build 67:
==> flow/design.v (excerpt) <==
module SimulatedDevice(
    input[1:0] global_state,
    input sys_clk,
    input rx,
    output tx,
    input turn_left_signal,
    input turn_right_signal,
    input move_forward_signal,
    input move_backward_signal,
    input place_barrier_signal,
    input destroy_barrier_signal,
    input rst,
    input clutch,
    input throttle,
    input brake,
    input power_on,
    input power_off,
    output front_detector,
    output back_detector,
    output left_detector,
    output right_detector,
    output move_backward_light,
    output move_forward_light,
    output turn_left_light,
    output turn_right_light,
    output power_light,
    output reg [2:0] state_light,
    output reg [3:0] moving_light,
    output [7:0] seg1,
    output [7:0] seg2,
    output [7:0] an
    );
==> flow/config.mk <==
export PLATFORM = sky130hd
export DESIGN_NAME = SimulatedDevice
export DESIGN_NICKNAME = SimulatedDevice
export VERILOG_FILES = /design/flow/design.v
export SDC_FILE = /design/flow/constraint.sdc
export NUM_CORES = 4
export LEC_CHECK = 0
export ABC_AREA = 1
export CAP_MARGIN = 0
export CORE_MARGIN = 2
export CORE_UTILIZATION = 72
export CTS_CLUSTER_DIAMETER = 233
export CTS_CLUSTER_SIZE = 48
export PLACE_DENSITY = 0.62
export SETUP_SLACK_MARGIN = -1.06
export SLEW_MARGIN = 20
==> flow/constraint.sdc <==
create_clock -name core_clock -period 13.6 [get_ports {sys_clk}]
set_input_delay 2.7200 -clock core_clock [delete_from_list [all_inputs] [get_ports {sys_clk}]]
set_output_delay 2.7200 -clock core_clock [all_outputs]
set_load 0.01 [all_outputs]
run.sh (not shown) runs the stock make flow with config.mk's settings and CLKGATE_MAP_FILE=.
Build 67 did not finish: a tool error stopped it during 5_1_grt.
Here is what was changed in the inputs of build 25 compared with build 67.
Settings: a deleted CTS_CLUSTER_SIZE that had been 48; a change of CAP_MARGIN from 0 to 20; a change of CORE_UTILIZATION from 72 to 58; a deleted PLACE_DENSITY that had been 0.62; a deleted CTS_CLUSTER_DIAMETER that had been 233; a deleted SETUP_SLACK_MARGIN that had been -1.06; a change of the clock period (ns, I/O delays scaled along) from 13.6 to 17.0.
==> results <==
Looking at the reports, build 25 completed the entire flow and the layout it produced met the timing, design-rule and antenna checks. Taking build 67 as the reference, in build 25 count of H-tree levels built during CTS rose 1, die area rose about 24%, cell row count rose 12%, initial standard-cell utilization of the core fell 14 points.
Modified inputs, build 12 compared to build 25
Settings: changing CORE_UTILIZATION from 58 to 40; removing ABC_AREA (formerly 1); changing the clock period (ns, I/O delays scaled along) from 17.0 to 23.9.
Notes after the runs:
Build 12 was carried through to the last stage, and its layout satisfied the timing, design-rule and antenna checks.
NOTE: period utilization in build 12 exceeds that of build 25
Going from build 25 to build 12, the tightest hold margin was found to have gone down by 0.0055 ns.
Going from build 25 to build 12, global-route track usage on met1 shrinks by 5.6 points.
Compared with build 25, in build 12 smallest setup slack after layout higher, total non-filler cell area in the finished layout higher, overall power of the completed layout lower, global-route usage lower.
Summed negative setup slack over all endpoints of build 12 is on par with build 25.
What build 97 does differently from build 12 at the input level:
Settings: CORE_UTILIZATION now 65, was 40; ABC_AREA now 1, previously not set; SETUP_SLACK_MARGIN now -1.06, previously not set; the clock period (ns, I/O delays scaled along) now 15.6, was 23.9.
- Area of all placed cells without fillers across build 12 and build 97: no real change.
- Count of multi-input gates went down by a few percent going from build 12 to build 97.
- Build 97 vs. build 12: all-layer global routing usage up 9.9 points; number of cells produced by synthesis higher.
- Build 12 was carried through to the last stage, and its layout satisfied the timing, design-rule and antenna checks.
- No crash in build 97: every stage finished, but the layout fails its final checks due to negative setup slack.
- The length of routed met3 wiring number comes out lower for build 12 vs build 97.
- For build 97, the end point of the critical path was ma.mc.res7[1], unlike build 12, where it was ma.mc.res5[1].
- Summary — clock-cell share of area, build 97 relative to build 12: lower, by 0.20 points.
- Build 97 vs build 12, final setup violation count went up by 15.
- Of build 12 and build 97, the run reporting the higher DRC violation total after the first TritonRoute iteration was build 97.
- Summary of build 97 over build 12: global-route met1 utilization up 9.4 points, total power shows an increase of 850 µW.
## Diff of input files: build 94 against build 97
Settings: an added CTS_CLUSTER_DIAMETER of 373; a change of CORE_UTILIZATION from 65 to 72; an added CTS_CLUSTER_SIZE of 100; a deleted SETUP_SLACK_MARGIN that had been -1.06; a change of the clock period (ns, I/O delays scaled along) from 15.6 to 13.3.
## What came out
- Worst slack after detailed placement in build 94 vs build 97: down 1.06 ns
- Diff build 97 -> build 94 | number of gates resized after CTS | increase of 243
- Going from build 97 to build 94, overall chip area decreased by about 10% relative to the old numbers; number of buffers created by CTS dropped 41.
- Summary of build 94 over build 97: fraction of the yosys area taken by sequential cells held steady, post-CTS setup-driven buffer insertion count grew by 91.
- Complete run, failing final checks: build 97, reason negative setup slack.
- 5_1_grt: build 94 exited with error
No activity file was given, so power comes from the tool's default toggle rates.
